==> trial 1 <==
==> flow/design.v <==
module interpolation (
    input           clk,
    input           RST,
    input           START,
    input   [5:0]   H0,
    input   [5:0]   V0,
    input   [3:0]   SW,
    input   [3:0]   SH,
    output          REN,
    input   [7:0]   R_DATA,
    output  [11:0]  ADDR,
    output  [7:0]   O_DATA,
    output          O_VALID
);
reg [5:0] reg_H0, reg_H0_next;
reg [5:0] reg_V0, reg_V0_next;
reg [3:0] reg_SW, reg_SW_next;
reg [3:0] reg_SH, reg_SH_next;
reg [11:0] reg_ADDR, reg_ADDR_next;
reg        output_valid, output_valid_next;  
reg        done, done_next;  
assign ADDR = reg_ADDR;
assign REN = 1'b0;
assign O_VALID = output_valid;
reg [9:0] width_sum, width_sum_next;
reg [9:0] height_sum, height_sum_next;
wire [5:0] X_lower, X_upper, Y_lower, Y_upper;
reg [5:0] last_y_row, last_y_row_next;  
reg x_divide, y_divide, x_divide_next, y_divide_next;
assign X_lower = width_sum[9:4];
assign X_upper = x_divide_next ? width_sum[9:4] : width_sum[9:4] + 1;
assign Y_lower = height_sum[9:4];
assign Y_upper = y_divide_next ? height_sum[9:4] : height_sum[9:4] + 1;
wire [5:0] next_X_lower, next_X_upper, next_Y_lower, next_Y_upper;
assign next_X_lower = width_sum_next[9:4];
assign next_X_upper = (width_sum_next[3:0] == 0) ? width_sum_next[9:4] : width_sum_next[9:4] + 1;
assign next_Y_lower = height_sum_next[9:4];
assign next_Y_upper = (height_sum_next[3:0] == 0) ? height_sum_next[9:4] : height_sum_next[9:4] + 1;
reg [3:0] x_ratio, x_ratio_next;  
reg [3:0] y_ratio, y_ratio_next;  
wire [7:0] left_margin, right_margin;
reg [7:0] data_y_lower [0:1];
reg [7:0] data_y_lower_next [0:1];
reg [7:0] data_y_upper [0:1];
reg [7:0] data_y_upper_next [0:1];
reg [4:0] count_cycle, count_cycle_next;
reg [1:0] pre_pre_state, pre_state, state, state_next;
wire pre_pre_state_is_11, pre_pre_state_is_10, pre_pre_state_is_01, pre_pre_state_is_00;
assign pre_pre_state_is_11 = pre_pre_state[1] & pre_pre_state[1];
assign pre_pre_state_is_00 = ~pre_pre_state[1] & ~pre_pre_state[0];
wire [5:0] x_ADDR, y_ADDR;
assign x_ADDR = state[1] ? X_upper : X_lower;
assign y_ADDR = state[0] ? Y_upper : Y_lower;
    Cal_Interpolation cal_inter_left (
        .DATA_1(data_y_lower[0]),
        .DATA_2(data_y_upper[0]),
        .ratio(y_ratio),
        .Out_DATA(left_margin)
    );
    Cal_Interpolation cal_inter_right (
        .DATA_1(data_y_lower[1]),
        .DATA_2(data_y_upper[1]),
        .ratio(y_ratio),
        .Out_DATA(right_margin)
    );
    Cal_Interpolation cal_inter (
        .DATA_1(left_margin),
        .DATA_2(right_margin),
        .ratio(x_ratio),
        .Out_DATA(O_DATA)
    );
always @(*)begin
    count_cycle_next = count_cycle;
    case(state)
        2'b00: begin
            if(y_divide_next | x_divide_next) begin
                state_next = 2'b11;
            end
            else begin
                state_next = 2'b01;
            end
        end
        2'b01: begin
            state_next = 2'b10;
        end
        2'b10: begin
            state_next = 2'b11;
        end
        2'b11: begin
            count_cycle_next = (count_cycle == 5'd16) ? 0 : count_cycle + 1;
            if(X_lower == next_X_lower && Y_upper == next_Y_upper) begin
                state_next = (X_upper == next_X_upper) ? 2'b11 : 2'b01;
            end
            else if(X_upper == next_X_lower) begin
                state_next = 2'b10;
            end
            else begin
                state_next = 2'b00;
            end
        end
    endcase
end
always @(*)begin
    reg_ADDR_next[5:0] = x_ADDR + reg_H0;
    reg_ADDR_next[11:6] = y_ADDR + reg_V0;
    output_valid_next = pre_state[1] & pre_state[0];
end
always @(*)begin
    case(pre_state)
        2'b00: begin
            data_y_lower_next[0] = R_DATA;
            data_y_lower_next[1] = x_divide ? R_DATA : data_y_lower[1];
            data_y_upper_next[0] = y_divide ? R_DATA : data_y_upper[0];
            data_y_upper_next[1] = data_y_upper[1];
        end
        2'b01: begin
            data_y_upper_next[0] = R_DATA;
            data_y_lower_next[0] = data_y_lower[0];
            data_y_lower_next[1] = data_y_lower[1];
            data_y_upper_next[1] = data_y_upper[1];
        end
        2'b10: begin
            data_y_lower_next[1] = R_DATA;
            data_y_lower_next[0] = pre_pre_state_is_11 ? data_y_lower[1] : data_y_lower[0];  
            data_y_upper_next[0] = pre_pre_state_is_11 ? data_y_upper[1] : data_y_upper[0];
            data_y_upper_next[1] = data_y_upper[1];
        end
        2'b11: begin
            data_y_upper_next[1] = R_DATA;
            data_y_lower_next[1] = y_divide ? R_DATA : data_y_lower[1];
            data_y_upper_next[0] = x_divide ? R_DATA : data_y_upper[0];
            data_y_lower_next[0] = y_divide ? data_y_upper[0] :
                                    x_divide ? data_y_lower[1] : data_y_lower[0];
        end
    endcase
end
always @(*)begin
    if(START) begin
        reg_H0_next = H0;
        reg_V0_next = V0;
        reg_SW_next = SW - 1;
        reg_SH_next = SH - 1;
    end
    else begin
        reg_H0_next = reg_H0;
        reg_V0_next = reg_V0;
        reg_SW_next = reg_SW;
        reg_SH_next = reg_SH;
    end
end
always @(*)begin
    if(state == 2'b11) begin
        if(count_cycle == 5'd16) begin
            width_sum_next = 0;
            height_sum_next = height_sum + reg_SH;
        end
        else begin
            width_sum_next = width_sum + reg_SW;
            height_sum_next = height_sum;
        end
    end
    else begin
        width_sum_next = width_sum;
        height_sum_next = height_sum;
    end
    x_divide_next = (width_sum[3:0] == 0);
    y_divide_next = (height_sum[3:0] == 0);
    x_ratio_next = width_sum[3:0];
    y_ratio_next = height_sum[3:0];
    if(height_sum[9:4] == reg_V0_next) begin
        done_next = 0;
    end
    else begin
        done_next = 1;
    end
end
always @(negedge clk) begin
    reg_ADDR <= reg_ADDR_next;
    data_y_lower[0] <= data_y_lower_next[0];
    data_y_lower[1] <= data_y_lower_next[1];
    data_y_upper[0] <= data_y_upper_next[0];
    data_y_upper[1] <= data_y_upper_next[1];
    output_valid <= output_valid_next;
end
always @(posedge clk) begin
    if(RST | START) begin
        width_sum <= 0;
        height_sum <= 0;
        state <= 2'b00;
        pre_state <= 2'b00;
        pre_pre_state <= 2'b00;
        x_divide <= 0;
        y_divide <= 0;
        x_ratio <= 0;
        y_ratio <= 0;
        done <= 1;
        count_cycle <= 0;
    end
    else begin
        width_sum <= width_sum_next;
        height_sum <= height_sum_next;
        state <= state_next;
        pre_state <= state;
        pre_pre_state <= pre_state;
        x_divide <= x_divide_next;
        y_divide <= y_divide_next;
        x_ratio <= x_ratio_next;
        y_ratio <= y_ratio_next;
        done <= done_next;
        count_cycle <= count_cycle_next;
    end
    reg_H0 <= reg_H0_next;
    reg_V0 <= reg_V0_next;
    reg_SW <= reg_SW_next;
    reg_SH <= reg_SH_next;
end
endmodule
module Cal_Interpolation (
    input   [7:0]   DATA_1,
    input   [7:0]   DATA_2,
    input   [3:0]   ratio,
    output  [7:0]   Out_DATA
);
    reg [3:0] flip_ratio;
    wire [7:0] d1_3, d1_2, d1_1, d1_0, d2_3, d2_2, d2_1, d2_0;
    wire [11:0] output_inter;
    assign d1_3 = {8{flip_ratio[3]}} & DATA_1;
    assign d1_2 = {8{flip_ratio[2]}} & DATA_1;
    assign d1_1 = {8{flip_ratio[1]}} & DATA_1;
    assign d1_0 = {8{flip_ratio[0]}} & DATA_1;
    assign d2_3 = {8{ratio[3]}} & DATA_2;
    assign d2_2 = {8{ratio[2]}} & DATA_2;
    assign d2_1 = {8{ratio[1]}} & DATA_2;
    assign d2_0 = {8{ratio[0]}} & DATA_2;
    assign output_inter = {d1_3, 3'b000} + {d1_2, 2'b00} + {d1_1, 1'b0} + d1_0 
                        + {d2_3, 3'b000} + {d2_2, 2'b00} + {d2_1, 1'b0} + d2_0 ;
    assign Out_DATA = (ratio == 4'b0000) ? DATA_1 : output_inter[11:4];
    always @(*)begin
        flip_ratio = ~ratio[3:0] + 1;
    end
endmodule
==> flow/run.sh <==
#!/bin/bash
# the make line also repeats each setting of config.mk as NAME=value (left out here)
make -C /OpenROAD-flow-scripts/flow DESIGN_CONFIG=/design/flow/config.mk WORK_HOME=/design/flow/orfs CLKGATE_MAP_FILE= finish
==> flow/config.mk <==
export PLATFORM = sky130hd
export DESIGN_NAME = interpolation
export DESIGN_NICKNAME = interpolation
export VERILOG_FILES = /design/flow/design.v
export SDC_FILE = /design/flow/constraint.sdc
export NUM_CORES = 4
export LEC_CHECK = 0
export ABC_AREA = 1
export CAP_MARGIN = 35
export CORE_MARGIN = 2
export CORE_UTILIZATION = 70
export CTS_CLUSTER_DIAMETER = 88
export CTS_CLUSTER_SIZE = 76
export MAX_ROUTING_LAYER = met4
export PLACE_DENSITY = 0.42
export SETUP_SLACK_MARGIN = -0.32
export SLEW_MARGIN = 15
==> flow/constraint.sdc <==
create_clock -name core_clock -period 19.1 [get_ports {clk}]
set_input_delay 3.8200 -clock core_clock [delete_from_list [all_inputs] [get_ports {clk}]]
set_output_delay 3.8200 -clock core_clock [all_outputs]
set_load 0.01 [all_outputs]
==> build 98 (differences from trial 1) <==
==> flow/config.mk (replaced) <==
export PLATFORM = sky130hd
export DESIGN_NAME = interpolation
export DESIGN_NICKNAME = interpolation
export VERILOG_FILES = /design/flow/design.v
export SDC_FILE = /design/flow/constraint.sdc
export NUM_CORES = 4
export LEC_CHECK = 0
export ABC_AREA = 1
export CAP_MARGIN = 20
export CORE_MARGIN = 2
export CORE_UTILIZATION = 72
export PLACE_DENSITY = 0.65
export SLEW_MARGIN = 20
==> flow/constraint.sdc (replaced) <==
create_clock -name core_clock -period 16.8 [get_ports {clk}]
set_input_delay 3.3600 -clock core_clock [delete_from_list [all_inputs] [get_ports {clk}]]
set_output_delay 3.3600 -clock core_clock [all_outputs]
set_load 0.01 [all_outputs]
==> comparison table <==
quantity                                                                               trial 1                    build 98
Post-route setup slack                                                                -2670 ps                    -3990 ps
Met3 layer wire length in the routed design                                            1.54 mm                     2.86 mm
Logic share of the area                                                                  0.551                       0.555
Worst rel slew slack                                                                     0.359                       0.286
Worst slack, placed                                                                   -2660 ps                    -3350 ps
Global Route met2 Usage                                                                  0.583                       0.647
Number of instances resized during post-cts repair                                          63                          75
Clk pwr share                                                                            0.389                       0.406
Combinational Power                                                                  0.0896 mW                    0.105 mW
Post-detailed-route wirelength per cell                                                15.0 um                     18.0 um
Die area                                                                           0.0165 mm^2                 0.0161 mm^2
Setup repair bufs after CTS                                                                 15                          20
First-pass DRT Iterations                                                                    6                          18
Final clock skew                                                                       73.5 ps                     97.1 ps
Switching fraction of total power                                                        0.303                       0.326
Cell Rows                                                                                   45                          44
Number of nets at the end of the flow                                                     1776                        1771
Fraction of power consumed by combinational cells                                        0.156                       0.155
Run status                                                          complete, but fails checks  complete, but fails checks
Violated checks                                                                   setup timing                setup timing
Source-to-sink clock delay at the later pin of the worst-skew pair                      430 ps                      460 ps
Required time of the critical path                                                    15280 ps                    13440 ps
Largest net degree at the start of global routing                                           32                          34
Power figures rest on the tool's default switching activity, not on a simulated workload.
